<file path="design/flow/run.sh">
#!/bin/bash
# the make line also repeats each setting of config.mk as NAME=value (left out here)
make -C /OpenROAD-flow-scripts/flow DESIGN_CONFIG=/design/flow/config.mk WORK_HOME=/design/flow/orfs CLKGATE_MAP_FILE= finish
</file>
<file path="design/flow/constraint.sdc">
create_clock -name core_clock -period 5.15 [get_ports {clk}]
set_input_delay 1.0300 -clock core_clock [delete_from_list [all_inputs] [get_ports {clk}]]
set_output_delay 1.0300 -clock core_clock [all_outputs]
set_load 0.01 [all_outputs]
</file>
<file path="design/flow/design.v">
`timescale 1ns / 1ps
module ALU(output_data, zero, sourceA, sourceB, ALUSel);
parameter word_size = 32;
input [word_size-1:0] sourceA, sourceB;
input [2:0] ALUSel; 
output reg [word_size-1:0] output_data;
output zero;
always @(sourceA, sourceB, ALUSel) begin
	case (ALUSel)
		3'b000: output_data = sourceA + sourceB;
		3'b001: output_data = sourceA - sourceB;
		3'b010: output_data = ($signed(sourceA) < $signed(sourceB))? 1 : 0;
		3'b011: output_data = (sourceA >> sourceB);
		3'b100: output_data = (sourceA << sourceB);
		3'b101: output_data = sourceA | sourceB;
		4'b110: output_data = sourceA & sourceB;
		4'b111: output_data = sourceA ^ sourceB;
		default: output_data = 0;
	endcase
end
assign zero = (output_data == 0);
endmodule
`timescale 1ns / 1ps
module RegFile (rna,rnb,d,wn,we,clk,clrn,qa,qb);
	input 	[4:0]	rna,rnb,wn;
	input 	[31:0] 	d;
	input		we,clk,clrn;
	output 	[31:0] 	qa,qb;
	reg 	[31:0] 	register [0:31];  
	assign qa = (rna == 0)? 0 : register[rna];  
	assign qb = (rnb == 0)? 0 : register[rnb];  
	always @(posedge clk) begin
		if ((wn != 0) && (we == 1))  
			register[wn] <= d;
	end
endmodule
`timescale 1ns / 1ps
module holding_reg(output_data, input_data, write, clk, reset, resetData);
parameter word_size = 32;
input [word_size-1:0] input_data;
input [word_size-1:0] resetData;
input	write, clk, reset;
output [word_size-1:0] output_data;
reg [word_size-1:0] content;
assign output_data = content;
always @(posedge clk) begin
	if (reset) begin
		content <= resetData;
	end
	else if (write) begin
		content <= input_data;
	end
end
endmodule
`timescale 1ns / 1ps
module mux_1bit(output_data, input_data0, input_data1, select);
parameter word_size = 32;
input select;
input [word_size-1:0] input_data0, input_data1;
output reg [word_size-1:0] output_data;
always @(select or input_data0 or input_data1) begin
	case (select)
		0: output_data <= input_data0;
		1: output_data <= input_data1;
		default: output_data <= 0;
	endcase
end
endmodule
`timescale 1ns / 1ps
module mux_2bit(output_data, input_data0, input_data1, input_data2, input_data3, select);
parameter word_size = 32;
input [1:0] select;
input [word_size-1:0] input_data0, input_data1, input_data2, input_data3;
output reg [word_size-1:0] output_data;
always @(input_data0 or input_data1 or input_data2 or input_data3 or select) begin
	case (select)
		0: output_data <= input_data0;
		1: output_data <= input_data1;
		2: output_data <= input_data2;
		3: output_data <= input_data3;
		default: output_data <= 0;
	endcase
end
endmodule
`timescale 1ns / 1ps
module read_mux(output_data, input_data0, input_data1, input_data2, select);
parameter word_size = 5;
input [1:0] select;
input [word_size-1:0] input_data0, input_data1, input_data2;
output reg [word_size-1:0] output_data;
always @(select or input_data0 or input_data1 or input_data2) begin
	case (select)
		2'b00: output_data <= input_data0;
		2'b01: output_data <= input_data1;
		2'b10: output_data <= input_data2;
		default: output_data <= 0;
	endcase
end
endmodule
`timescale 1ns / 1ps
module sign_extend(input_data, output_data);
parameter word_size = 32;
parameter imm_size = 16;
input [imm_size-1:0] input_data;
output [word_size-1:0] output_data;
assign output_data = $signed(input_data);
endmodule
`timescale 1ns / 1ps
module zero_extend(input_data, output_data);
parameter word_size = 32;
parameter imm_size = 16;
input [imm_size-1:0] input_data;
output [word_size-1:0] output_data;
assign output_data = $unsigned(input_data);
endmodule
`timescale 1ns / 1ps
module sa_extend(input_data, output_data);
parameter word_size = 32;
parameter sa_size = 5;
input [sa_size-1:0] input_data;
output [word_size-1:0] output_data;
assign output_data = $unsigned(input_data);
endmodule
`timescale 1ns / 1ps
module CU(decode, clk, reset, zero, RegWre, PCWre, IRWre, ALUSrcB, ALUOp, ALUM2Reg, RegOut, DataMemRw,
     PCSrc, ExtSel, InsMemRW, WrRegData, SAExt , state, next_state, halted);
	input clk;
	input reset;
	input [5:0] decode;
	input zero;
	output reg RegWre,PCWre,IRWre,ALUSrcB,ALUM2Reg,DataMemRw,ExtSel, InsMemRW, WrRegData, SAExt;
	output reg [1:0] PCSrc;
	output reg [1:0] RegOut;
	output reg [2:0] ALUOp;
	output reg [2:0] state;
	output reg [2:0] next_state;
	output reg halted;
	parameter [2:0] sif   = 3'b000,
						 sid   = 3'b001,
						 sexe1 = 3'b110,
						 sexe2 = 3'b101,
						 sexe3 = 3'b010,
						 smem  = 3'b011,
						 swb1  = 3'b111,
						 swb2  = 3'b100;
	parameter [5:0] op_add  = 6'b000000,
						 op_sub  = 6'b000001,
						 op_addi = 6'b000010,
						 op_or   = 6'b010000,
						 op_and  = 6'b010001,
						 op_ori  = 6'b010010,
						 op_sll  = 6'b011000,
						 op_move = 6'b100000,
						 op_slt  = 6'b100111,
						 op_sw   = 6'b110000,
						 op_lw   = 6'b110001,
						 op_beq  = 6'b110100,
						 op_j    = 6'b111000,
						 op_jr   = 6'b111001,
						 op_jal  = 6'b111010,
						 op_halt = 6'b111111;
	always @(posedge clk) begin
		if (reset) begin
			state <= sif;
			halted <= 0;
		end else begin
			state <= next_state;
			if (state == sid && decode == op_halt)
				halted <= 1;
		end
	end
	always @(*) begin
		PCWre = 0;       
		IRWre = 0;       
		PCSrc = 2'b00;   
		ExtSel = 0;      
		SAExt = 0;       
		ALUSrcB = 0;     
		ALUOp = 3'b000;  
		DataMemRw = 0;   
		ALUM2Reg = 0;    
		RegOut = 2'b10;  
		RegWre = 0;      
		WrRegData = 0;   
		InsMemRW = 0;    
		next_state = state;
		if (reset) begin
			IRWre = 1;
			next_state = sif;
		end else begin
			case (state)
				sif: begin
					next_state = sid;
					IRWre = 1;
				end
				sid: begin
					case (decode)
						op_add : begin next_state = sexe1; end
						op_sub : begin next_state = sexe1; end
						op_addi: begin next_state = sexe1; ExtSel = 1; end
						op_or  : begin next_state = sexe1; end
						op_and : begin next_state = sexe1; end
						op_ori : begin next_state = sexe1; ExtSel = 1; end
						op_move: begin next_state = sexe1; end
						op_slt : begin next_state = sexe1; end
						op_sll : begin next_state = sexe1; end
						op_beq : begin next_state = sexe2; ExtSel = 1; end
						op_sw  : begin next_state = sexe3; ExtSel = 1; end
						op_lw  : begin next_state = sexe3; ExtSel = 1; end
						op_j   : begin next_state = sif; PCWre = 1; PCSrc = 2'b11; end
						op_jal : begin next_state = sif; PCWre = 1; PCSrc = 2'b11; RegOut = 2'b00; RegWre = 1; end
						op_jr  : begin next_state = sif; PCWre = 1; PCSrc = 2'b10; end
						op_halt: begin next_state = sif; end
						default: ;
					endcase
				end
				sexe1: begin
					next_state = swb1;
					WrRegData = 1;
					case (decode)
						op_add :begin ALUOp = 3'b000; end
						op_sub :begin ALUOp = 3'b001; end
						op_addi:begin ALUOp = 3'b000; ALUSrcB = 1; end
						op_or  :begin ALUOp = 3'b101; end
						op_and :begin ALUOp = 3'b110; end
						op_ori :begin ALUOp = 3'b101; ALUSrcB = 1; end
						op_move:begin ALUOp = 3'b000; end
						op_slt :begin ALUOp = 3'b010; end
						op_sll :begin ALUOp = 3'b100; ALUSrcB = 1; SAExt = 1; end
						default: ;
					endcase
				end
				sexe2: begin
					next_state = sif;
					ALUOp = 3'b001;
					PCWre = 1;
					PCSrc = zero ? 2'b01 : 2'b00;
				end
				sexe3: begin
					case (decode)
						op_sw  : begin next_state = smem; ALUOp = 3'b000; ALUSrcB = 1; end
						op_lw  : begin next_state = smem; ALUOp = 3'b000; ALUSrcB = 1; end
						default: ;
					endcase
				end
				smem: begin
					case (decode)
						op_sw  : begin next_state = sif; DataMemRw = 1; PCWre = 1; end
						op_lw  : begin next_state = swb2; ALUM2Reg = 1; end
						default: ;
					endcase
				end
				swb1: begin
					next_state = sif;
					PCWre = 1;
					WrRegData = 1;
					RegWre = 1;
					case (decode)
						op_add : begin RegOut = 2'b10; end
						op_sub : begin RegOut = 2'b10; end
						op_addi: begin RegOut = 2'b01; end
						op_or  : begin RegOut = 2'b10; end
						op_and : begin RegOut = 2'b10; end
						op_ori : begin RegOut = 2'b01; end
						op_move: begin RegOut = 2'b10; end
						op_slt : begin RegOut = 2'b10; end
						op_sll : begin RegOut = 2'b10; end
						default: ;
					endcase
				end
				swb2: begin
					next_state = sif;
					PCWre = 1;
					WrRegData = 1;
					RegWre = 1;
					RegOut = 2'b01;
				end
			endcase
		end
	end
endmodule
`timescale 1ns / 1ps
module DataPath(decode, clk, reset, zero, RegWre, PCWre, IRWre, ALUSrcB, ALUOp, ALUM2Reg, RegOut, DataMemRw,
     PCSrc, ExtSel, InsMemRW, WrRegData, SAExt, initPC, PCout,
     IMout, DMout, DAddr, DWData, DWe);
	input clk;
	input reset;
	output [5:0] decode;
	output zero;
	input RegWre,PCWre,ALUSrcB,ALUM2Reg,DataMemRw,ExtSel, InsMemRW, IRWre, WrRegData, SAExt;
	input [1:0] PCSrc;
	input [1:0] RegOut;
	input [2:0] ALUOp;
	input [31:0] initPC;
	input [31:0] IMout;       
	input [31:0] DMout;       
	output [31:0] DAddr;
	output [31:0] DWData;
	output DWe;
	parameter word_size = 32;
	parameter zero32 = 32'h0000;
	wire [word_size-1:0] PCin; 
	output [word_size-1:0] PCout;
	wire [word_size-1:0] IRout;
	wire [word_size-1:0] MDRout;
	wire [word_size-1:0] MDRin;
	wire [word_size-1:0] immZE, immSE, saSAE;
	wire [4:0] write_address;
	wire [word_size-1:0] write_data;
	wire [word_size-1:0] read_data_1, read_data_2;
	wire [word_size-1:0] Aout, Bout;
	wire [word_size-1:0] top_extend_wire;
	wire [word_size-1:0] origin_extend_wire;
	wire [word_size-1:0]	sourceB;
	wire [word_size-1:0] ALU_wire;
	wire [word_size-1:0] ALUOut_wire;
	wire [15:0] immediate;
	wire [4:0] rs, rt, rd, sa;
	wire [25:0] j_address;
	assign decode = IRout[31:26];
	assign immediate = IRout[15:0];
	assign rs = IRout[25:21];
	assign rt = IRout[20:16];
	assign rd = IRout[15:11];
	assign sa = IRout[10:6];
	assign j_address[25:0] = IRout[25:0];
	assign DAddr = ALUOut_wire;
	assign DWData = Bout;
	assign DWe = DataMemRw;
	RegFile		RF(rs, rt, write_data, write_address, RegWre,
						clk, 1'b1, read_data_1, read_data_2);
	holding_reg IR(IRout, IMout, IRWre, clk, reset, zero32);
	holding_reg	A(Aout, read_data_1, 1'b1, clk, reset, zero32);
	holding_reg B(Bout, read_data_2, 1'b1, clk, reset, zero32);
	holding_reg	ALUOut(ALUOut_wire, ALU_wire, 1'b1, clk, reset, zero32);
	holding_reg MDR(MDRout, MDRin, 1'b1, clk, reset, zero32);
	zero_extend	ZE(immediate, immZE);
	sign_extend SE(immediate, immSE);
	sa_extend   SAE(sa, saSAE);
	mux_1bit extend_mux(origin_extend_wire, immZE, immSE, ExtSel);
	mux_1bit sa_extend_mux(top_extend_wire, origin_extend_wire, saSAE,  SAExt);
	read_mux	read_sel_mux(write_address, 5'b11111, rt, rd, RegOut); 
	mux_1bit write_data_mux(write_data,PCout+4, MDRout,  WrRegData);
	mux_1bit ALUSrcB_mux(sourceB, Bout, top_extend_wire, ALUSrcB);
	mux_1bit ALUM2Reg_mux(MDRin, ALU_wire, DMout, ALUM2Reg);
	wire [31:0] jump_address;
	assign jump_address[31:28] = PCout[31:28];
	assign jump_address[27:2] = j_address[25:0];
	assign jump_address[1:0] = 2'b00;
	mux_2bit	PC_mux(PCin,
						 PCout+4,        
						 PCout+4+(immSE<<2),  
						 read_data_1,    
						 jump_address,  
						 PCSrc);
	holding_reg	PC(PCout, PCin, PCWre, clk, reset, initPC);
	ALU	mainALU(ALU_wire, zero, Aout, sourceB, ALUOp);
endmodule
`timescale 1ns / 1ps
module CPU(clk, reset, initPC,
			  imem_addr, imem_rdata,
			  dmem_addr, dmem_wdata, dmem_we, dmem_rdata,
			  halted);
	input clk, reset;
	input [31:0] initPC;
	output [31:0] imem_addr;
	input  [31:0] imem_rdata;
	output [31:0] dmem_addr;
	output [31:0] dmem_wdata;
	output dmem_we;
	input  [31:0] dmem_rdata;
	output halted;
	wire [5:0] decode;
	wire zero, RegWre,PCWre,ALUSrcB,ALUM2Reg,DataMemRw,ExtSel, InsMemRW, IRWre, WrRegData, SAExt;
	wire [1:0] PCSrc;
	wire [1:0] RegOut;
	wire [2:0] ALUOp;
	wire [2:0] state, next_state;
	wire [31:0] PCout;
	assign imem_addr = PCout;
	CU _CU(decode, clk, reset, zero, RegWre, PCWre, IRWre, ALUSrcB, ALUOp, ALUM2Reg, RegOut, DataMemRw,
     PCSrc, ExtSel, InsMemRW, WrRegData, SAExt, state, next_state, halted);
	DataPath _DataPath(decode, clk, reset, zero, RegWre, PCWre, IRWre, ALUSrcB, ALUOp, ALUM2Reg, RegOut, DataMemRw,
     PCSrc, ExtSel, InsMemRW, WrRegData, SAExt, initPC, PCout,
     imem_rdata, dmem_rdata, dmem_addr, dmem_wdata, dmem_we);
endmodule
</file>
<file path="design/flow/config.mk">
export PLATFORM = sky130hd
export DESIGN_NAME = CPU
export DESIGN_NICKNAME = CPU
export VERILOG_FILES = /design/flow/design.v
export SDC_FILE = /design/flow/constraint.sdc
export NUM_CORES = 4
export LEC_CHECK = 0
export CAP_MARGIN = 20
export CORE_MARGIN = 2
export CORE_UTILIZATION = 61
export CTS_CLUSTER_SIZE = 50
export SETUP_SLACK_MARGIN = 1.38
export SLEW_MARGIN = 20
</file>
==> ci_impl_report.md, run 1 <==
### Yosys + OpenROAD results

| Metric | Value |
|---|---|
| Outcome | `finished with violations` |
| Violated checks | `negative setup slack` |
| DRT iter0 DRCs | `between 10000 and 15000` |
| Critical path startpoint category | `flop` |
| Largest net degree at the start of global routing | `92` |
| Worst path bufs/invs | `5` |
| Setup Viol. Count Final | `roughly 41` |
| Crit Path Category | `reg2reg` |
| Die height | `329 um` |
| Distinct lib cells used | `just over 90` |
| Vias | `54300` |
| Async set-reset flop share out of synthesis | `0%` |
| Port buffer count | `195` |
| # clock sinks | `1230` |
| P per Cell Area | `379 nW/um^2` |
| Final Hold Vio Count | `0` |
| Final Slew Violations | `0` |
| Req. time, crit path | `~5.6 ns` |
| Fill cells | `5868` |
| DP Area | `between 70000 and 80000 sq um` |
| GR Util met2 | `between 70 and 80%` |
| M3 GR Usage | `approximately 18%` |
| Total Routing Usage GR | `51.5%` |
| ANT nets after route | `0` |
| # H-tree levels | `3` |
| Main flop type | `edfxtp_1` |
| Top cell type's share of synthesized area | `about half` |
| Sequential share of the synthesized area | `54.5%` |
| Post-synthesis compound-gate area fraction | `8.43%` |
| FA/HA/MAJ Cells, Area Fraction | `2.73%` |
| CTS Buf Count | `119` |
| Clock slew seen by the registers of the worst setup and hold paths | `0.07 ns` |
| Avg Cell Area, Syn | `14.2 sq um` |
| CTS tree | `built` |
| Hold Buf Count CTS | `0` |
| Max-Cap Viols | `0` |
| RSZ-0062 raised after global routing | `yes` |
| Critical Path Sink Type | `flop` |
| Yosys top cell by area | `edfxtp_1` |
| Min Tclk post-route | `6.47 ns` |
| Clock buffer depth | `3` |
| YS chip area | `64600 sq um` |
| Cell family with most CP delay | `simple AND/OR/NAND/NOR gates` |
| Switching Share | `approximately 33%` |
| Area Growth Syn to Fin | `26.4%` |
| Count leader, synth | `edfxtp_1` |
| Worst-path maximum fanout | `8` |
| Hold Path Class | `reg2reg` |
| Register Area | `35200 sq um` |
| # IOs | `196` |
| Heaviest power group | `sequential cells` |
| Simple share | `between 7 and 8%` |
| Final Util | `between 70% and 80%` |
| Drt wl/cell | `41.5 um` |
| Worst EP arrival | `6.95 ns` |
| FF-to-FF path depth | `26` |
| # Cells Yosys | `4565` |
| Placement Setup Slack | `-2.40 ns` |
| Max Clock Freq | `155 MHz` |
| Final net count | `5745` |
| GP Congestion | `1.10` |
| Post-synthesis xor/xnor area fraction | `under 10%` |
| Comb pwr share | `between 20% and 30%` |
| Rows | `119` |
| Max Clock Skew | `a little over 0.05 ns` |
| CP Depth | `26` |
| Clock power frac | `32.1%` |
| GRT overflow | `0` |
| Reg2Reg Capture Point | `_DataPath.PC.content[28]` |
| Hold path startpoint | `_CU.halted` |
| Clock Tree Root | `clkbuf_16` |
| Chip area | `between 100000 and 150000 sq um` |
| DRC | `0` |
| Flop pwr share | `38.4%` |
| CP Launch Point | `_CU.state[1]` |
| Worst vdd ir | `around 360 uV` |
| Core area | `105000 sq um` |
| Hold Path End | `_CU.halted` |
| Final worst slack | `-1.32 ns` |
| Top cells by count, synth | `edfxtp_1 (1056), mux4_2 (536), nand2_1 (309)` |
| Min-Delay Path Depth | `2` |
| Max_slew headroom | `15.2%` |
| Routed WL | `292000 um` |
| Net Sw Power | `just over 10 mW` |
| Clock group | `9.93 mW` |
| Critical path endpoint | `_DataPath.PC.content[28]` |
| FF-to-FF setup slack | `-1.32 ns` |
| Yosys warning count | `7` |
| Comb power | `a little over 9 mW` |
| Worst path most repeated cell | `buf_4` |
| Tool warnings | `between 100 and 150` |
| Vias/cell | `7.73` |
| Top Usage Layer GRT | `met2` |
| Flops after synth | `1230` |
| Slowest cell on crit path | `or4_4` |
| Logic area | `29700 sq um` |
| Final period util | `126%` |
| Cell leakage power | `28.6 nW` |
| CP peak stage delay | `0.58 ns` |
| Cell area after synthesis | `64600 sq um` |
| Power in sequential cells | `approximately 12 mW` |
| Logic family by area | `multiplexers` |
| Post-synth mux share | `22.6%` |
| DRT Pass-1 Iters | `8` |
| Final instance area | `81700 sq um` |
| Die width | `329 um` |
| Initial antenna violation count | `13` |
| First-pass GRT wire length | `389000 um` |
| DP Wirelength | `172000 um` |
| Mapped Cells | `4565` |
| Reg2reg start | `_CU.state[1]` |
| Vias in the first global route | `52200` |
| P_int | `20.8 mW` |
| Flip-flops with a built-in enable | `1056` |
| Slew @ Worst Pin | `1.27 ns` |
| FP Core Util | `61.5%` |
| Largest cells by area | `edfxtp_1 (49%), mux4_2 (19%), dfxtp_1 (5.4%)` |
| Clk latency late pin | `0.78 ns` |
| Met1 usage | `roughly 63%` |
## metrics by stage
step                      hold WS, ns  total power [mW]  TNS [ns]  instances
final                           0.475              30.9    -41.03       7018
after detailed placement        0.468              19.8   -101.97       6686
after floorplan                 0.464              15.8    -60.17       4596
after CTS                       0.482              29.8    -38.09       6948
after global placement          0.453              19.7    -93.92       6685
after global routing            0.534              31.3    -51.15       7006
## final cells by class
type	instances	area share, %
Sequential cell	1230	43.1
Timing Repair Buffer	1100	12.4
Clock buffer	139	3.88
Tap cell	1391	2.13
Inverter	147	0.682
Multi-Input combinational cell	2910	36.4
Clock inverter	87	1.36
Antenna cell	14	0.0429
## per-layer routing
metal | wire length [um] | part of all wire (%)
met1 | 86400 | 30
met3 | 49200 | 17
met5 | 78 | 0.027
met4 | 32000 | 11
met2 | 124000 | 42
## what timing repair did
action,4_1_cts,5_1_grt
endpoints found under the hold margin,0,0
resized,138,201
setup endpoints to repair,959,577
buffers inserted,36,51
gates cloned,0,5
pin swaps,64,86
==> run 2: changes to the inputs <==
- CORE_UTILIZATION: 61 -> 59
- CTS_CLUSTER_SIZE: 50 -> 53
- PLACE_DENSITY_LB_ADDON: unset -> 0.04
- SETUP_SLACK_MARGIN: 1.38 -> 0.15
- TNS_END_PERCENT: unset -> 35
- clock period: 5.15 -> 7.53 ns (I/O delays scaled with it)
==> run 2 against run 1 <==
Compared with the run above: die size is 3.3% higher; critical endpoint is now _DataPath.PC.content[3]; critical path depth unchanged; via count down 14%; final cell count shrank 7.7%; register-to-register slack improved by 2.0 ns; power is 38% lower; flip-flop count unchanged; combinational power shrank 48%; clock-buffer cell count rose by 48; synthesized cell count is the same; the run now finishes clean.
==> ci_impl_report.md, run 2 <==
### Yosys + OpenROAD results

| Metric | Value |
|---|---|
| Outcome | `finished clean` |
| Cell leakage power | `25.2 nW (-12%)` |
| Vias | `46900 (-14%)` |
| Req. time, crit path | `8.03 ns (+2.40 ns)` |
| Max_slew headroom | `18.8% (+3.5 points)` |
| Top cell type's share of synthesized area | `49.1% (unchanged)` |
| Drt wl/cell | `37.2 um (-10%)` |
| Yosys top cell by area | `edfxtp_1` |
| Heaviest power group | `sequential cells` |
| Hold Path Class | `reg2reg` |
| Critical path endpoint | `_DataPath.PC.content[3]` |
| Clock group | `6.30 mW (-37%)` |
| Area Growth Syn to Fin | `15.9%` |
| CTS Buf Count | `121 (+1.7%)` |
| RSZ-0062 raised after global routing | `yes` |
| CP Depth | `26 (unchanged)` |
| Worst path bufs/invs | `6 (+1)` |
| Post-synth mux share | `22.6% (unchanged)` |
| CTS tree | `built` |
| FF-to-FF path depth | `25 (-3.8%)` |
| Final Slew Violations | `0 (unchanged)` |
| ANT nets after route | `0 (unchanged)` |
| Worst vdd ir | `231 uV (-36%)` |
| DRT Pass-1 Iters | `8 (unchanged)` |
| GP Congestion | `1.08 (-1.5%)` |
| Power in sequential cells | `8.19 mW (-31%)` |
| # IOs | `196 (unchanged)` |
| Reg2reg start | `_DataPath.IR.content[30]` |
| CP Launch Point | `reset` |
| Final Hold Vio Count | `0 (unchanged)` |
| Largest cells by area | `edfxtp_1 (49%), mux4_2 (19%), dfxtp_1 (5.4%)` |
| Max Clock Freq | `139 MHz` |
| Clock power frac | `32.7% (+0.6 points)` |
| Clock slew seen by the registers of the worst setup and hold paths | `0.07 ns (about the same)` |
| # H-tree levels | `3 (unchanged)` |
| DRT iter0 DRCs | `7097 (-30%)` |
| Distinct lib cells used | `92 (unchanged)` |
| Simple share | `7.82% (unchanged)` |
| P per Cell Area | `257 nW/um^2 (-32%)` |
| Flop pwr share | `42.5% (+4.1 points)` |
| Main flop type | `edfxtp_1` |
| CP peak stage delay | `0.61 ns (+0.03 ns)` |
| Min-Delay Path Depth | `2 (unchanged)` |
| DP Wirelength | `159000 um (-7.7%)` |
| Reg2Reg Capture Point | `_DataPath.PC.content[3]` |
| Register Area | `35200 sq um (about the same)` |
| Core area | `109000 sq um (+3.4%)` |
| Slew @ Worst Pin | `1.22 ns (-0.0500 ns)` |
| Vias/cell | `7.24 (-6.4%)` |
| Largest net degree at the start of global routing | `103 (+12%)` |
| Max Clock Skew | `0.0650 ns (+0.0141 ns)` |
| Tool warnings | `106 (-0.93%)` |
| Hold Buf Count CTS | `0 (unchanged)` |
| Rows | `121 (+1.7%)` |
| Cell family with most CP delay | `simple AND/OR/NAND/NOR gates` |
| Critical Path Sink Type | `flop` |
| Comb power | `4.78 mW (-48%)` |
| Slowest cell on crit path | `or4_4` |
| Die height | `335 um (+1.7%)` |
| Final Util | `68.9% (-8.8 points)` |
| Worst path most repeated cell | `buf_4` |
| GRT overflow | `0 (unchanged)` |
| FA/HA/MAJ Cells, Area Fraction | `2.73% (unchanged)` |
| Mapped Cells | `4565 (unchanged)` |
| Fill cells | `7339 (+25%)` |
| Comb pwr share | `24.8% (-4.7 points)` |
| Clock Tree Root | `clkbuf_16` |
| Inst Count DP | `6248 (-6.6%)` |
| Setup TNS | `0 ns (+41.03 ns)` |
| Vias in the first global route | `45700 (-12%)` |
| FP Core Util | `59.4% (-2.0 points)` |
| Worst EP arrival | `7.68 ns (+0.73 ns)` |
| Async set-reset flop share out of synthesis | `0% (unchanged)` |
| FF-to-FF setup slack | `0.64 ns (+1.96 ns)` |
| Clk latency late pin | `0.76 ns (-0.02 ns)` |
| Final cell count without fillers | `6481 (-7.7%)` |
| Count leader, synth | `edfxtp_1` |
| Switching Share | `30.9% (-1.8 points)` |
| WHS | `0.501 ns (+0.0262 ns)` |
| Yosys warning count | `7 (unchanged)` |
| # clock sinks | `1230 (unchanged)` |
| YS chip area | `64600 sq um (unchanged)` |
| Logic family by area | `multiplexers` |
| Post-synthesis xor/xnor area fraction | `1.19% (unchanged)` |
| Hold Path End | `_CU.halted` |
| Crit Path Category | `in2reg` |
| Sequential share of the synthesized area | `54.5% (unchanged)` |
| Max-Cap Viols | `0 (unchanged)` |
| Post-synthesis compound-gate area fraction | `8.43% (unchanged)` |
| Clock buffer depth | `3 (unchanged)` |
| Hold path startpoint | `_CU.halted` |
| Initial antenna violation count | `10 (-3)` |
| Flip-flops with a built-in enable | `1056 (unchanged)` |
| First-pass GRT wire length | `337000 um (-13%)` |
| Total Routing Usage GR | `43.0% (-8.5 points)` |
| Routed WL | `241000 um (-17%)` |
| Chip area | `112000 sq um (+3.3%)` |
| Final net count | `5195 (-9.6%)` |
| Cell area after synthesis | `64600 sq um (unchanged)` |
| P_int | `13.3 mW (-36%)` |
| Die width | `335 um (+1.7%)` |
| Logic area | `28300 sq um (-4.6%)` |
| Critical path startpoint category | `primary input` |
| Port buffer count | `195 (unchanged)` |
| Min Tclk post-route | `7.19 ns` |
| Net Sw Power | `5.95 mW (-41%)` |
| # Cells Yosys | `4565 (unchanged)` |
| Final period util | `95.4% (-30 points)` |
| Avg Cell Area, Syn | `14.2 sq um (unchanged)` |
| Worst-path maximum fanout | `20 (+12)` |
| Flops after synth | `1230 (unchanged)` |
| Setup Viol. Count Final | `0 (-100%)` |
| DRC | `0 (unchanged)` |
| Top cells by count, synth | `edfxtp_1 (1056), mux4_2 (536), nand2_1 (309)` |
run 2: what timing repair did:
| action | in CTS | in global routing |
|---|---|---|
| endpoints found under the setup margin | 0 | 16 |
| gates resized | 0 | 5 |
| setup buffers | 0 | 1 |
run 2: layout make-up:
type | count | area share (%)
Clock buffer | 187 | 4.80
Clock inverter | 41 | 0.744
Antenna cell | 4 | 0.0134
Inverter | 147 | 0.737
Tap cell | 1414 | 2.36
Sequential cell | 1230 | 47.1
Multi-Input combinational cell | 2909 | 37.9
Timing Repair Buffer | 549 | 6.44
run 2: routing by layer:
metal	vias up	track usage (%)	part of all wire (%)
met4	4	24.9	6.9
met3	659	11.1	13
li1	19000	-	-
met2	3647	64.5	45
met5	-	0	0.012
met1	23600	57.3	35
run 2: metrics by stage:
stage	area, sq um	total power [mW]	worst slack [ns]
2_1_floorplan	64900	10.8	0.0849
3_3_place_gp	70700	12.9	-0.230
3_5_place_dp	70700	12.9	-0.280
4_1_cts	74800	19.1	0.476
5_1_grt	74900	19.7	0.147
6_report	74900	19.3	0.345
==> run 3: changes to the inputs <==
- CAP_MARGIN: 20 -> 40
- CORE_UTILIZATION: 59 -> 72
- CTS_CLUSTER_SIZE: 53 -> 99
- PLACE_DENSITY: unset -> 0.36
- PLACE_DENSITY_LB_ADDON: 0.04 -> unset
- SETUP_SLACK_MARGIN: 0.15 -> 1.38
- SLEW_MARGIN: 20 -> 40
- TNS_END_PERCENT: 35 -> 5
- clock period: 7.53 -> 9.9 ns (I/O delays scaled with it)
==> run 3 against run 2 <==
Compared with the run above: the flow now stops in global routing (5_1_grt); area after synthesis unchanged; die size fell by 18%; synthesized cell count unchanged.
==> ci_impl_report.md, run 3 <==
## Implementation flow summary

| Metric | Value |
|---|---|
| Yosys top cell by area | `edfxtp_1` |
| DP Area | `68700 sq um (-2.8%)` |
| Chip area | `92100 sq um (-18%)` |
| Placement Setup Slack | `0.304 ns (+0.584 ns)` |
| FA/HA/MAJ Cells, Area Fraction | `2.73% (unchanged)` |
| Async set-reset flop share out of synthesis | `0% (unchanged)` |
| Count leader, synth | `edfxtp_1` |
| Clock Tree Root | `clkbuf_16` |
| # Cells Yosys | `4565 (unchanged)` |
| Port buffer count | `195 (unchanged)` |
| Avg Cell Area, Syn | `14.2 sq um (unchanged)` |
| DP Wirelength | `176000 um (+11%)` |
| Largest cells by area | `edfxtp_1 (49%), mux4_2 (19%), dfxtp_1 (5.4%)` |
| Post-synthesis xor/xnor area fraction | `1.19% (unchanged)` |
| Die width | `304 um (-9.4%)` |
| Clock buffer depth | `3 (unchanged)` |
| Flops after synth | `1230 (unchanged)` |
| Cell area after synthesis | `64600 sq um (unchanged)` |
| Inst Count DP | `5797 (-7.2%)` |
| GP Congestion | `1.07 (-0.88%)` |
| Outcome | `aborted with a tool error` |
| Post-synthesis compound-gate area fraction | `8.43% (unchanged)` |
| Yosys warning count | `7 (unchanged)` |
| # clock sinks | `1230 (unchanged)` |
| Top cell type's share of synthesized area | `49.1% (unchanged)` |
| Die height | `304 um (-9.4%)` |
| Logic family by area | `multiplexers` |
| Mapped Cells | `4565 (unchanged)` |
| # IOs | `196 (unchanged)` |
| Main flop type | `edfxtp_1` |
| Distinct lib cells used | `92 (unchanged)` |
| Top cells by count, synth | `edfxtp_1 (1056), mux4_2 (536), nand2_1 (309)` |
| CTS Buf Count | `118 (-2.5%)` |
| FP Core Util | `72.9% (+13 points)` |
| # H-tree levels | `3 (unchanged)` |
| Rows | `109 (-9.9%)` |
| Flip-flops with a built-in enable | `1056 (unchanged)` |
| Simple share | `7.82% (unchanged)` |
| Post-synth mux share | `22.6% (unchanged)` |
| Failed at | `global routing (5_1_grt)` |
| YS chip area | `64600 sq um (unchanged)` |
| Sequential share of the synthesized area | `54.5% (unchanged)` |
| Core area | `88600 sq um (-18%)` |
[run 3: per-stage QoR]
| stage | util (%) | hold WS, ns |
|---|---|---|
| after CTS | 82.3 | 0.541 |
| after detailed placement | 77.5 | 0.491 |
| after global placement | 77.3 | 0.488 |
| after floorplan | - | 0.464 |
[run 3: what timing repair did]
action                     in CTS
pin swaps                       1
gates cloned                    0
resized                         4
hold buffers                    0
buffers inserted                1
setup endpoints to repair      32
==> run 4: changes to the inputs <==
- ABC_AREA: unset -> 0
- CAP_MARGIN: 40 -> 35
- CELL_PAD_IN_SITES_GLOBAL_PLACEMENT: unset -> 0
- CORE_ASPECT_RATIO: unset -> 0.83
- CTS_CLUSTER_DIAMETER: unset -> 225
- CTS_CLUSTER_SIZE: 99 -> 31
- PLACE_DENSITY: 0.36 -> 0.41
- SETUP_SLACK_MARGIN: 1.38 -> -0.21
- SLEW_MARGIN: 40 -> 5
- TNS_END_PERCENT: 5 -> unset
- clock period: 9.9 -> 2.78 ns (I/O delays scaled with it)
==> run 4 against run 3 <==
Compared with the run above: the flow again stops in global routing (5_1_grt); die size about the same; synthesized cell count unchanged; area after synthesis unchanged.
==> ci_impl_report.md, run 4 <==
## Implementation flow summary

| Metric | Value |
|---|---|
| GP Congestion | `1.18 (+9.7%)` |
| Die height | `277 um (-8.8%)` |
| # clock sinks | `1230 (unchanged)` |
| Rows | `100 (-8.3%)` |
| Flip-flops with a built-in enable | `1056 (unchanged)` |
| Top cells by count, synth | `edfxtp_1 (1056), mux4_2 (536), nand2_1 (309)` |
| Count leader, synth | `edfxtp_1` |
| Avg Cell Area, Syn | `14.2 sq um (unchanged)` |
| FP Core Util | `72.3% (-0.56 points)` |
| Flops after synth | `1230 (unchanged)` |
| Core area | `89300 sq um (+0.78%)` |
| Post-synthesis xor/xnor area fraction | `1.19% (unchanged)` |
| Post-synth mux share | `22.6% (unchanged)` |
| Yosys top cell by area | `edfxtp_1` |
| CTS Buf Count | `45 (-62%)` |
| Mapped Cells | `4565 (unchanged)` |
| Largest cells by area | `edfxtp_1 (49%), mux4_2 (19%), dfxtp_1 (5.4%)` |
| Main flop type | `edfxtp_1` |
| # Cells Yosys | `4565 (unchanged)` |
| Total Routing Usage GR | `89.6%` |
| Placement Setup Slack | `-4.62 ns (-4.92 ns)` |
| Clock Tree Root | `clkbuf_16` |
| Cell area after synthesis | `64600 sq um (unchanged)` |
| Simple share | `7.82% (unchanged)` |
| Clock buffer depth | `3 (unchanged)` |
| Tool Error | `[ERROR GRT-0116] Global routing finished with congestion. Check the congestion regions in the DRC Viewer.` |
| Die width | `333 um (+9.6%)` |
| Sequential share of the synthesized area | `54.5% (unchanged)` |
| Post-synthesis compound-gate area fraction | `8.43% (unchanged)` |
| Port buffer count | `195 (unchanged)` |
| FA/HA/MAJ Cells, Area Fraction | `2.73% (unchanged)` |
| Chip area | `92100 sq um (about the same)` |
| Logic family by area | `multiplexers` |
| GRT overflow | `3420` |
| Async set-reset flop share out of synthesis | `0% (unchanged)` |
| Yosys warning count | `7 (unchanged)` |
| DP Wirelength | `230000 um (+31%)` |
| Inst Count DP | `6785 (+17%)` |
| Outcome | `aborted with a tool error` |
| # H-tree levels | `2 (-1)` |
| Top cell type's share of synthesized area | `49.1% (unchanged)` |
| # IOs | `196 (unchanged)` |
| Distinct lib cells used | `92 (unchanged)` |
| Failed at | `global routing (5_1_grt)` |
| YS chip area | `64600 sq um (unchanged)` |
[run 4: through the flow]
step | cell area, sq um | hold WS [ns] | util, %
after floorplan | 65700 | 0.464 | -
after global placement | 78500 | 0.482 | 87.9
after detailed placement | 78500 | 0.497 | 87.9
after CTS | 81600 | 0.396 | 91.3
[run 4: per-layer routing]
| metal | overflow | GRT usage (%) |
|---|---|---|
| met3 | 167 | 75.5 |
| met2 | 2125 | 105 |
| met4 | 961 | 91.7 |
| met1 | 148 | 87.3 |
| met5 | 19 | 54.6 |
[run 4: timing repair]
| item | 4_1_cts |
|---|---|
| pin swaps | 123 |
| hold buffers | 0 |
| endpoints found under the setup margin | 1421 |
| cloned | 0 |
| gates resized | 298 |
| hold endpoints to repair | 0 |
| setup buffers | 63 |
==> run 5: changes to the inputs <==
- ABC_AREA: 0 -> 1
- CAP_MARGIN: 35 -> 20
- CELL_PAD_IN_SITES_GLOBAL_PLACEMENT: 0 -> unset
- CORE_ASPECT_RATIO: 0.83 -> unset
- CORE_MARGIN: 2 -> 8
- CORE_UTILIZATION: 72 -> 23
- CTS_CLUSTER_DIAMETER: 225 -> 220
- CTS_CLUSTER_SIZE: 31 -> 11
- GPL_TIMING_DRIVEN: unset -> 0
- MAX_ROUTING_LAYER: unset -> met5
- MIN_ROUTING_LAYER: unset -> met2
- PLACE_DENSITY: 0.41 -> unset
- PLACE_DENSITY_LB_ADDON: unset -> 0.13
- SETUP_SLACK_MARGIN: -0.21 -> 1.0
- SLEW_MARGIN: 5 -> 40
- TNS_END_PERCENT: unset -> 60
- clock period: 2.78 -> 12.2 ns (I/O delays scaled with it)
==> run 5 against run 4 <==
Compared with the run above: the run again fails in global routing (5_1_grt); die size increased to 3.3 times the previous value; synthesized cell count increased by 65%; area after synthesis increased by 2.6%.
==> ci_impl_report.md, run 5 <==
## Implementation flow summary

| Metric | Value |
|---|---|
| Core area | `287000 sq um (+220%)` |
| DP Wirelength | `498000 um (+120%)` |
| # Cells Yosys | `7554 (+65%)` |
| Async set-reset flop share out of synthesis | `0% (unchanged)` |
| GP Congestion | `1.15 (-1.9%)` |
| # clock sinks | `1230 (unchanged)` |
| Yosys top cell by area | `edfxtp_1` |
| Top cell type's share of synthesized area | `47.9% (-1.2 points)` |
| Yosys warning count | `7 (unchanged)` |
| Chip area | `306000 sq um (+230%)` |
| Cell area after synthesis | `66300 sq um (+2.6%)` |
| Placement Setup Slack | `1.12 ns (+5.73 ns)` |
| Die width | `553 um (+66%)` |
| Hold Buf Count CTS | `0 (unchanged)` |
| Total Routing Usage GR | `66.6%` |
| Failed at | `global routing (5_1_grt)` |
| Die height | `553 um (+100%)` |
| Count leader, synth | `o21ai_0` |
| Clock Tree Root | `clkbuf_16` |
| GRT overflow | `approximately 130` |
| Avg Cell Area, Syn | `8.77 sq um (-38%)` |
| Logic family by area | `AND-OR/OR-AND gates` |
| Sequential share of the synthesized area | `53.1% (-1.4 points)` |
| Post-synthesis xor/xnor area fraction | `0.674% (-0.52 points)` |
| DP Area | `84600 sq um (+7.8%)` |
| Rows | `197 (+97%)` |
| # IOs | `196 (unchanged)` |
| Post-synthesis compound-gate area fraction | `20.6% (+12 points)` |
| Mapped Cells | `7554 (+65%)` |
| Largest cells by area | `edfxtp_1 (48%), o21ai_0 (9.2%), nor2_1 (6.2%)` |
| Flops after synth | `1230 (unchanged)` |
| # resized after CTS | `0 (-100%)` |
| Clock buffer depth | `4 (+1)` |
| Outcome | `aborted with a tool error` |
| # H-tree levels | `3 (+1)` |
| FA/HA/MAJ Cells, Area Fraction | `2.66% (-0.068 points)` |
| Distinct lib cells used | `60 (-35%)` |
| Main flop type | `edfxtp_1` |
| Setup Buffers After CTS | `0 (-100%)` |
| FP Core Util | `23.1% (-49 points)` |
| Flip-flops with a built-in enable | `1056 (unchanged)` |
| YS chip area | `66300 sq um (+2.6%)` |
| Simple share | `16.7% (+8.9 points)` |
| Tool Error | `[ERROR GRT-0116] Global routing finished with congestion. Check the congestion regions in the DRC Viewer.` |
| Top cells by count, synth | `o21ai_0 (1223), nor2_1 (1095), edfxtp_1 (1056)` |
| Port buffer count | `194 (-0.51%)` |
| Inst Count DP | `12000 (+77%)` |
| CTS Buf Count | `125 (+180%)` |
| Post-synth mux share | `0% (-23 points)` |
## run 5: per-layer routing
| metal | GRT overflow | track usage (%) |
|---|---|---|
| met4 | 1 | 43.1 |
| met5 | 14 | 47.6 |
| met3 | 114 | 75.8 |
| met1 | - | - |
| met2 | 4 | 72.8 |
==> run 6: changes to the inputs <==
- ABC_AREA: 1 -> unset
- CORE_MARGIN: 8 -> 2
- CORE_UTILIZATION: 23 -> 40
- CTS_CLUSTER_DIAMETER: 220 -> unset
- CTS_CLUSTER_SIZE: 11 -> unset
- GPL_TIMING_DRIVEN: 0 -> unset
- MAX_ROUTING_LAYER: met5 -> unset
- MIN_ROUTING_LAYER: met2 -> unset
- PLACE_DENSITY_LB_ADDON: 0.13 -> unset
- SETUP_SLACK_MARGIN: 1.0 -> -0.36
- SLEW_MARGIN: 40 -> 20
- TNS_END_PERCENT: 60 -> unset
- clock period: 12.2 -> 9.05 ns (I/O delays scaled with it)
==> run 6 against run 5 <==
Compared with the run above: the run now finishes clean; die size decreased by 46%; area after synthesis decreased by 2.5%; synthesized cell count decreased by 40%.
==> ci_impl_report.md, run 6 <==
### Yosys + OpenROAD results

| Metric | Value |
|---|---|
| Clock buffer depth | `3 (-1)` |
| Worst path most repeated cell | `buf_4` |
| Total Routing Usage GR | `30.0%` |
| Die width | `406 um (-27%)` |
| GP Congestion | `1.03 (-10%)` |
| Top cells by count, synth | `edfxtp_1 (1056), mux4_2 (536), nand2_1 (309)` |
| Distinct lib cells used | `92 (+53%)` |
| Setup Viol. Count Final | `0` |
| Inst Count DP | `6848 (-43%)` |
| CP peak stage delay | `0.70 ns` |
| Comb pwr share | `22.8%` |
| Max Clock Freq | `123 MHz` |
| DRT Pass-1 Iters | `5` |
| Min Tclk post-route | `8.16 ns` |
| Async set-reset flop share out of synthesis | `0% (unchanged)` |
| Reg2reg start | `_DataPath.IR.content[30]` |
| Rows | `147 (-25%)` |
| Clock power frac | `35.4%` |
| Final Hold Vio Count | `0` |
| P_int | `11.2 mW` |
| Cell family with most CP delay | `simple AND/OR/NAND/NOR gates` |
| Post-synthesis compound-gate area fraction | `8.43% (-12 points)` |
| Critical path endpoint | `_DataPath.PC.content[3]` |
| Routed WL | `249000 um` |
| Drt wl/cell | `35.2 um` |
| Max Clock Skew | `0.0427 ns` |
| Logic area | `approximately 28000 sq um` |
| Final Slew Violations | `0` |
| Main flop type | `edfxtp_1` |
| Vias/cell | `between 6 and 7` |
| Slowest cell on crit path | `nor2_2` |
| Logic family by area | `multiplexers` |
| Hold Path Class | `reg2reg` |
| Die height | `406 um (-27%)` |
| Yosys warning count | `7 (unchanged)` |
| Clock Tree Root | `clkbuf_16` |
| Worst path bufs/invs | `8` |
| CTS Buf Count | `136 (+8.8%)` |
| Worst-path maximum fanout | `around 40` |
| DP Wirelength | `169000 um (-66%)` |
| # H-tree levels | `4 (+1)` |
| Chip area | `165000 sq um (-46%)` |
| Hold path startpoint | `_DataPath.IR.content[25]` |
| Net Sw Power | `5.06 mW` |
| Min-Delay Path Depth | `2` |
| Critical Path Sink Type | `flop` |
| Post-synthesis xor/xnor area fraction | `1.19% (+0.52 points)` |
| Largest net degree at the start of global routing | `106` |
| Outcome | `finished clean` |
| Yosys top cell by area | `edfxtp_1` |
| FP Core Util | `40.3% (+17 points)` |
| Heaviest power group | `sequential cells` |
| Req. time, crit path | `9.62 ns` |
| Setup TNS | `0 ns` |
| DRT iter0 DRCs | `between 6000 and 7000` |
| CP Depth | `29` |
| Comb power | `3.72 mW` |
| YS chip area | `64600 sq um (-2.5%)` |
| GRT overflow | `0` |
| Max_slew headroom | `between 15 and 20%` |
| Power in sequential cells | `6.80 mW` |
| # clock sinks | `1230 (unchanged)` |
| Avg Cell Area, Syn | `14.2 sq um (+61%)` |
| Vias in the first global route | `44300` |
| Reg2Reg Capture Point | `_DataPath.PC.content[16]` |
| Placement Setup Slack | `0.254 ns (-0.862 ns)` |
| # Cells Yosys | `4565 (-40%)` |
| Port buffer count | `195 (+0.52%)` |
| Final period util | `between 90% and 100%` |
| Critical path startpoint category | `primary input` |
| FF-to-FF setup slack | `1.36 ns` |
| P per Cell Area | `roughly 220 nW/um^2` |
| Vias | `45600` |
| Clk latency late pin | `around 0.82 ns` |
| Worst EP arrival | `between 8 and 9 ns` |
| Flop pwr share | `41.7%` |
| First-pass GRT wire length | `approximately 350000 um` |
| Sequential share of the synthesized area | `54.5% (+1.4 points)` |
| Setup Buffers After CTS | `0 (unchanged)` |
| Clock group | `5.78 mW` |
| Count leader, synth | `edfxtp_1` |
| Fill cells | `14000` |
| Max-Cap Viols | `0` |
| RSZ-0062 raised after global routing | `no` |
| Flip-flops with a built-in enable | `1056 (unchanged)` |
| CP Launch Point | `reset` |
| Final net count | `5063` |
| Mapped Cells | `4565 (-40%)` |
| Core area | `160000 sq um (-44%)` |
| Register Area | `35200 sq um` |
| CTS tree | `built` |
| Clock slew seen by the registers of the worst setup and hold paths | `about 0.060 ns` |
| # IOs | `196 (unchanged)` |
| Area Growth Syn to Fin | `16.0%` |
| Simple share | `7.82% (-8.9 points)` |
| Cell leakage power | `24.6 nW` |
| ANT nets after route | `0` |
| Top cell type's share of synthesized area | `49.1% (+1.2 points)` |
| Cell area after synthesis | `64600 sq um (-2.5%)` |
| FA/HA/MAJ Cells, Area Fraction | `2.73% (+0.068 points)` |
| Hold Buf Count CTS | `0 (unchanged)` |
| Tool warnings | `103` |
| Largest cells by area | `edfxtp_1 (49%), mux4_2 (19%), dfxtp_1 (5.4%)` |
| FF-to-FF path depth | `24` |
| Post-synth mux share | `22.6% (+23 points)` |
| # resized after CTS | `0 (unchanged)` |
| Slew @ Worst Pin | `between 1 and 1.5 ns` |
| Flops after synth | `1230 (unchanged)` |
| Initial antenna violation count | `12` |
| Final cell count without fillers | `7095` |
| Switching Share | `31.0%` |
| DRC | `0` |
| Worst vdd ir | `155 uV` |
| Crit Path Category | `in2reg` |
| Final worst slack | `0.887 ns` |
[run 6: per-stage QoR]
step / power (mW) / hold slack [ns] / utilization [%] / instance area, sq um
after global routing: 16.7 / 0.531 / 46.7 / 74900
after floorplan: 8.93 / 0.464 / - / 64700
after detailed placement: 10.5 / 0.492 / 43.8 / 70300
after CTS: 16.3 / 0.509 / 46.7 / 74900
after global placement: 10.5 / 0.477 / 43.8 / 70200
final: 16.3 / 0.507 / 46.7 / 74900
[run 6: cell type report]
cell class	count	area share, %
well taps	2160	3.61
flip-flops and latches	1230	47.0
inverters	147	0.736
clock inverters	78	1.29
diodes	4	0.0134
clock buffers	165	4.88
repair buffers	402	4.85
multi-input cells	2909	37.6
[run 6: per-layer routing]
layer	global-route usage [%]	vias to the layer above	share of wire, %
met5	0	-	0.016
met3	5.40	545	9.1
met1	39.7	23700	39
met4	14.9	6	5.5
li1	-	18700	-
met2	47.7	2637	47
==> run 7: changes to the inputs <==
- CELL_PAD_IN_SITES_GLOBAL_PLACEMENT: unset -> 3
- CORE_ASPECT_RATIO: unset -> 1.56
- CORE_UTILIZATION: 40 -> 63
- CTS_CLUSTER_DIAMETER: unset -> 225
- SETUP_SLACK_MARGIN: -0.36 -> -0.27
- clock period: 9.05 -> 3.9 ns (I/O delays scaled with it)
==> run 7 against run 6 <==
Compared with the run above: the run now fails in global placement without I/O (3_1_place_gp_skip_io); die size shrank 36%; area after synthesis is the same; synthesized cell count is the same.
==> ci_impl_report.md, run 7 <==
## Implementation flow summary

| Metric | Value |
|---|---|
| Avg Cell Area, Syn | `14.2 sq um (unchanged)` |
| Top cells by count, synth | `edfxtp_1 (1056), mux4_2 (536), nand2_1 (309)` |
| Die height | `404 um (-0.47%)` |
| Failed at | `global placement without I/O (3_1_place_gp_skip_io)` |
| Tool Error | `[ERROR GPL-0301] Utilization 110.406 % exceeds 100%.` |
| Core area | `102000 sq um (-37%)` |
| YS chip area | `64600 sq um (unchanged)` |
| Cell area after synthesis | `64600 sq um (unchanged)` |
| Yosys top cell by area | `edfxtp_1` |
| Count leader, synth | `edfxtp_1` |
| Main flop type | `edfxtp_1` |
| Die width | `260 um (-36%)` |
| # Cells Yosys | `4565 (unchanged)` |
| Flip-flops with a built-in enable | `1056 (unchanged)` |
| Sequential share of the synthesized area | `54.5% (unchanged)` |
| Largest cells by area | `edfxtp_1 (49%), mux4_2 (19%), dfxtp_1 (5.4%)` |
| Async set-reset flop share out of synthesis | `0% (unchanged)` |
| Distinct lib cells used | `92 (unchanged)` |
| Post-synth mux share | `22.6% (unchanged)` |
| Post-synthesis xor/xnor area fraction | `1.19% (unchanged)` |
| Yosys warning count | `7 (unchanged)` |
| FA/HA/MAJ Cells, Area Fraction | `2.73% (unchanged)` |
| Flops after synth | `1230 (unchanged)` |
| FP Core Util | `63.6% (+23 points)` |
| Outcome | `aborted with a tool error` |
| Top cell type's share of synthesized area | `49.1% (unchanged)` |
| Mapped Cells | `4565 (unchanged)` |
| Post-synthesis compound-gate area fraction | `8.43% (unchanged)` |
| Logic family by area | `multiplexers` |
| Rows | `146 (-0.68%)` |
| Simple share | `7.82% (unchanged)` |
| Chip area | `105000 sq um (-36%)` |
==> run 8: changes to the inputs <==
- CAP_MARGIN: 20 -> 15
- CELL_PAD_IN_SITES_GLOBAL_PLACEMENT: 3 -> unset
- CORE_ASPECT_RATIO: 1.56 -> unset
- CORE_UTILIZATION: 63 -> 61
- CTS_CLUSTER_DIAMETER: 225 -> 27
- CTS_CLUSTER_SIZE: unset -> 50
- MAX_ROUTING_LAYER: unset -> met4
- SETUP_SLACK_MARGIN: -0.27 -> 1.38
- clock period: 3.9 -> 5.15 ns (I/O delays scaled with it)
==> run 8 against run 7 <==
Compared with the run above: the flow stops in global routing (5_1_grt); synthesized cell count unchanged; area after synthesis unchanged; die size increased by 3.2%.
==> ci_impl_report.md, run 8 <==
## Implementation flow summary

| Metric | Value |
|---|---|
| Yosys top cell by area | `edfxtp_1` |
| # clock sinks | `1230` |
| DP Area | `~75000 sq um` |
| Clock Tree Root | `clkbuf_16` |
| Die height | `329 um (-18%)` |
| Top cell type's share of synthesized area | `49.1% (unchanged)` |
| Simple share | `7.82% (unchanged)` |
| Post-synthesis compound-gate area fraction | `8.43% (unchanged)` |
| Post-synth mux share | `22.6% (unchanged)` |
| Post-synthesis xor/xnor area fraction | `1.19% (unchanged)` |
| Chip area | `109000 sq um (+3.2%)` |
| FA/HA/MAJ Cells, Area Fraction | `2.73% (unchanged)` |
| Async set-reset flop share out of synthesis | `0% (unchanged)` |
| Logic family by area | `multiplexers` |
| Clock buffer depth | `4` |
| # Cells Yosys | `4565 (unchanged)` |
| DP Wirelength | `around 170000 um` |
| Avg Cell Area, Syn | `14.2 sq um (unchanged)` |
| Port buffer count | `a little under 200` |
| Sequential share of the synthesized area | `54.5% (unchanged)` |
| Count leader, synth | `edfxtp_1` |
| # H-tree levels | `5` |
| Rows | `119 (-18%)` |
| Distinct lib cells used | `92 (unchanged)` |
| Hold Buf Count CTS | `0` |
| CTS Buf Count | `281` |
| YS chip area | `64600 sq um (unchanged)` |
| # IOs | `196` |
| Failed at | `global routing (5_1_grt)` |
| GP Congestion | `1.15` |
| Flops after synth | `1230 (unchanged)` |
| Largest cells by area | `edfxtp_1 (49%), mux4_2 (19%), dfxtp_1 (5.4%)` |
| FP Core Util | `61.5% (-2.1 points)` |
| Placement Setup Slack | `-2.19 ns` |
| Core area | `105000 sq um (+3.5%)` |
| Cell area after synthesis | `64600 sq um (unchanged)` |
| Flip-flops with a built-in enable | `1056 (unchanged)` |
| Die width | `329 um (+27%)` |
| Main flop type | `edfxtp_1` |
| Top cells by count, synth | `edfxtp_1 (1056), mux4_2 (536), nand2_1 (309)` |
| Yosys warning count | `7 (unchanged)` |
| Inst Count DP | `6668` |
| Mapped Cells | `4565 (unchanged)` |
| Outcome | `aborted with a tool error` |
[run 8: what timing repair did]
| action | 4_1_cts |
|---|---|
| pin swaps | 70 |
| buffers inserted | 45 |
| resized | 181 |
| setup endpoints to repair | 920 |
==> run 9: changes to the inputs <==
- CAP_MARGIN: 15 -> 20
- CTS_CLUSTER_DIAMETER: 27 -> unset
- CTS_CLUSTER_SIZE: 50 -> 43
- MAX_ROUTING_LAYER: met4 -> unset
- SETUP_SLACK_MARGIN: 1.38 -> 1.3
- clock period: 5.15 -> 5.03 ns (I/O delays scaled with it)
==> run 9 against run 8 <==
Compared with the run above: synthesized cell count is the same; die size unchanged; now fails the layout checks on negative setup slack; area after synthesis did not move.
==> ci_impl_report.md, run 9 <==
### Yosys + OpenROAD results

| Metric | Value |
|---|---|
| Logic family by area | `multiplexers` |
| DRC | `0` |
| Cell family with most CP delay | `simple AND/OR/NAND/NOR gates` |
| Comb power | `approximately 9.5 mW` |
| Worst EP arrival | `7.05 ns` |
| Max Clock Freq | `153 MHz` |
| Crit Path Category | `reg2reg` |
| Count leader, synth | `edfxtp_1` |
| Reg2reg start | `_DataPath.IR.content[27]` |
| Outcome | `finished with violations` |
| P_int | `20.9 mW` |
| Main flop type | `edfxtp_1` |
| Clock Tree Root | `clkbuf_16` |
| Routed WL | `304000 um` |
| Largest cells by area | `edfxtp_1 (49%), mux4_2 (19%), dfxtp_1 (5.4%)` |
| Hold Path Class | `reg2reg` |
| Clock slew seen by the registers of the worst setup and hold paths | `roughly 0.070 ns` |
| Total Routing Usage GR | `55.6%` |
| Clock group | `slightly below 10 mW` |
| Final Util | `77.8%` |
| Hold Path End | `_CU.halted` |
| Avg Cell Area, Syn | `14.2 sq um (unchanged)` |
| Top cells by count, synth | `edfxtp_1 (1056), mux4_2 (536), nand2_1 (309)` |
| Comb pwr share | `30.1%` |
| # H-tree levels | `3 (-2)` |
| Heaviest power group | `sequential cells` |
| Slew @ Worst Pin | `1.37 ns` |
| Rows | `119 (unchanged)` |
| Clock power frac | `31.2%` |
| Final cell count without fillers | `7043` |
| CP peak stage delay | `0.58 ns` |
| Initial antenna violation count | `32` |
| CTS tree | `built` |
| Area Growth Syn to Fin | `26.5%` |
| P per Cell Area | `385 nW/um^2` |
| Top cell type's share of synthesized area | `49.1% (unchanged)` |
| Min-Delay Path Depth | `2` |
| ANT nets after route | `0` |
| Final worst slack | `-1.51 ns` |
| Power in sequential cells | `between 10 and 15 mW` |
| Die height | `329 um (unchanged)` |
| Vias in the first global route | `54100` |
| Clk latency late pin | `0.82 ns` |
| DRT Pass-1 Iters | `10` |
| Flop pwr share | `slightly below 40%` |
| Net Sw Power | `10.6 mW` |
| Critical Path Sink Type | `flop` |
| WHS | `0.505 ns` |
| CP Depth | `25` |
| Yosys warning count | `7 (unchanged)` |
| Worst path bufs/invs | `4` |
| CTS Buf Count | `120 (-57%)` |
| Slowest cell on crit path | `or4b_4` |
| Clock buffer depth | `3 (-1)` |
| Critical path startpoint category | `flop` |
| # IOs | `196 (unchanged)` |
| Tool warnings | `109` |
| Post-synthesis compound-gate area fraction | `8.43% (unchanged)` |
| Reg2Reg Capture Point | `_DataPath.PC.content[28]` |
| DP Wirelength | `183000 um (+5.9%)` |
| RSZ-0062 raised after global routing | `yes` |
| Post-synth mux share | `22.6% (unchanged)` |
| Largest net degree at the start of global routing | `86` |
| DRT iter0 DRCs | `around 12000` |
| FF-to-FF path depth | `25` |
| FA/HA/MAJ Cells, Area Fraction | `2.73% (unchanged)` |
| CP Launch Point | `_DataPath.IR.content[27]` |
| First-pass GRT wire length | `between 400000 and 500000 um` |
| Yosys top cell by area | `edfxtp_1` |
| YS chip area | `64600 sq um (unchanged)` |
| # clock sinks | `1230 (unchanged)` |
| Max-Cap Viols | `0` |
| GP Congestion | `1.10 (-3.9%)` |
| Cell leakage power | `around 29 nW` |
| Max Clock Skew | `0.0761 ns` |
| Worst vdd ir | `565 uV` |
| Inst Count DP | `6717 (+0.73%)` |
| Die width | `329 um (unchanged)` |
| FF-to-FF setup slack | `-1.51 ns` |
| Fill cells | `5750` |
| Core area | `105000 sq um (unchanged)` |
| # Cells Yosys | `4565 (unchanged)` |
| Final Slew Violations | `0` |
| Port buffer count | `195 (unchanged)` |
| Max_slew headroom | `8.15%` |
| FP Core Util | `61.5% (unchanged)` |
| Vias/cell | `7.93` |
| Final net count | `5769` |
| Drt wl/cell | `43.2 um` |
| Hold path startpoint | `_CU.halted` |
| Mapped Cells | `4565 (unchanged)` |
| Flops after synth | `1230 (unchanged)` |
| Final period util | `130%` |
| GRT overflow | `0` |
| Async set-reset flop share out of synthesis | `0% (unchanged)` |
| Post-synthesis xor/xnor area fraction | `1.19% (unchanged)` |
| Distinct lib cells used | `92 (unchanged)` |
| Cell area after synthesis | `64600 sq um (unchanged)` |
| Critical path endpoint | `_DataPath.PC.content[28]` |
| Final Hold Vio Count | `0` |
| Worst path most repeated cell | `buf_4` |
| Worst-path maximum fanout | `8` |
| Chip area | `109000 sq um (unchanged)` |
| Simple share | `7.82% (unchanged)` |
| Switching Share | `33.5%` |
| Setup Viol. Count Final | `52` |
| Min Tclk post-route | `6.54 ns` |
| Flip-flops with a built-in enable | `1056 (unchanged)` |
| Vias | `55800` |
| Req. time, crit path | `5.55 ns` |
| Violated checks | `negative setup slack` |
| Sequential share of the synthesized area | `54.5% (unchanged)` |
[run 9: metrics by stage]
step | setup slack, ns | total power, mW | instance area, sq um | setup TNS, ns
after CTS | -1.34 | 30.3 | 80800 | -41.79
after global placement | -2.36 | 20.2 | 75400 | -104.20
final | -1.51 | 31.5 | 81700 | -50.31
after detailed placement | -2.47 | 20.3 | 75400 | -110.19
after floorplan | -1.91 | 16.2 | 65300 | -66.23
after global routing | -1.64 | 31.7 | 81700 | -56.62
[run 9: cell type report]
cell class	instances	area [sq um]	area share, %
flip-flops and latches	1230	35200	43.1
diodes	23	57.6	0.0704
clock buffers	153	3240	3.96
clock inverters	66	803	0.983
repair buffers	1123	10300	12.6
inverters	147	554	0.678
well taps	1391	1740	2.13
multi-input cells	2910	29800	36.5
[run 9: metal layers]
layer / track usage (%) / up-vias / routed length, um
li1: - / 20200 / -
met1: 64.9 / 26300 / 88600
met2: 78.5 / 6949 / 125000
met3: 26.0 / 2423 / 54600
met4: 45.7 / 36 / 35200
met5: 1.74 / - / 638
[run 9: timing repair]
action,CTS,global route
pin swaps,68,70
gates resized,213,128
cloned,2,0
setup buffers,49,32
endpoints found under the setup margin,863,581
hold buffers,0,0
==> run 10: changes to the inputs <==
- ABC_AREA: unset -> 0
- CAP_MARGIN: 20 -> 35
- CELL_PAD_IN_SITES_GLOBAL_PLACEMENT: unset -> 0
- CORE_ASPECT_RATIO: unset -> 0.83
- CORE_UTILIZATION: 61 -> 72
- CTS_CLUSTER_DIAMETER: unset -> 225
- CTS_CLUSTER_SIZE: 43 -> 31
- HOLD_SLACK_MARGIN: unset -> -0.09
- PLACE_DENSITY: unset -> 0.41
- SETUP_SLACK_MARGIN: 1.3 -> 0.63
- SLEW_MARGIN: 20 -> 5
- clock period: 5.03 -> 2.78 ns (I/O delays scaled with it)
==> run 10 against run 9 <==
Compared with the run above: the flow now stops in global routing (5_1_grt); area after synthesis unchanged; die size decreased by 15%; synthesized cell count stayed put.
==> ci_impl_report.md, run 10 <==
## Implementation flow summary

| Metric | Value |
|---|---|
| Sequential share of the synthesized area | `54.5% (unchanged)` |
| CTS Buf Count | `45 (-63%)` |
| Outcome | `aborted with a tool error` |
| Total Routing Usage GR | `88.9%` |
| Clock buffer depth | `3 (unchanged)` |
| Top cells by count, synth | `edfxtp_1 (1056), mux4_2 (536), nand2_1 (309)` |
| DP Wirelength | `235000 um (+28%)` |
| Post-synthesis compound-gate area fraction | `8.43% (unchanged)` |
| Hold Buf Count CTS | `0 (unchanged)` |
| Port buffer count | `195 (unchanged)` |
| Count leader, synth | `edfxtp_1` |
| Logic family by area | `multiplexers` |
| # Cells Yosys | `4565 (unchanged)` |
| # IOs | `196 (unchanged)` |
| FP Core Util | `72.3% (+11 points)` |
| Top cell type's share of synthesized area | `49.1% (unchanged)` |
| GP Congestion | `1.14 (+3.5%)` |
| Chip area | `92100 sq um (-15%)` |
| Largest cells by area | `edfxtp_1 (49%), mux4_2 (19%), dfxtp_1 (5.4%)` |
| Die height | `277 um (-16%)` |
| Async set-reset flop share out of synthesis | `0% (unchanged)` |
| FA/HA/MAJ Cells, Area Fraction | `2.73% (unchanged)` |
| # H-tree levels | `2 (-1)` |
| Tool Error | `[ERROR GRT-0116] Global routing finished with congestion. Check the congestion regions in the DRC Viewer.` |
| Avg Cell Area, Syn | `14.2 sq um (unchanged)` |
| GRT overflow | `3310` |
| Distinct lib cells used | `92 (unchanged)` |
| Yosys warning count | `7 (unchanged)` |
| Cell area after synthesis | `64600 sq um (unchanged)` |
| # clock sinks | `1230 (unchanged)` |
| Flip-flops with a built-in enable | `1056 (unchanged)` |
| YS chip area | `64600 sq um (unchanged)` |
| Yosys top cell by area | `edfxtp_1` |
| Post-synthesis xor/xnor area fraction | `1.19% (unchanged)` |
| Main flop type | `edfxtp_1` |
| Failed at | `global routing (5_1_grt)` |
| Rows | `100 (-16%)` |
| Core area | `89300 sq um (-15%)` |
| Clock Tree Root | `clkbuf_16` |
| Mapped Cells | `4565 (unchanged)` |
| Post-synth mux share | `22.6% (unchanged)` |
| Flops after synth | `1230 (unchanged)` |
| Die width | `333 um (+1.0%)` |
| Simple share | `7.82% (unchanged)` |
-- run 10: stage by stage --
step	setup slack, ns	std cells	instance area [sq um]	power, mW	setup TNS (ns)
floorplan	-3.71	4596	66200	29.6	-564.92
global placement	-3.87	6780	78400	37.3	-1003.96
detailed placement	-4.15	6780	78400	38.3	-1485.07
CTS	-3.47	6894	81000	47.6	-1292.35
-- run 10: timing repair --
action	4_1_cts
setup endpoints to repair	2315
gates resized	211
cloned	1
buffers inserted	41
pin swaps	86
-- run 10: per-layer routing --
layer	GRT usage [%]	GRT overflow
met3	73.6	160
met5	54.0	35
met4	90.2	905
met1	87.1	163
met2	105	2047
Power and IR drop assume default switching activity.
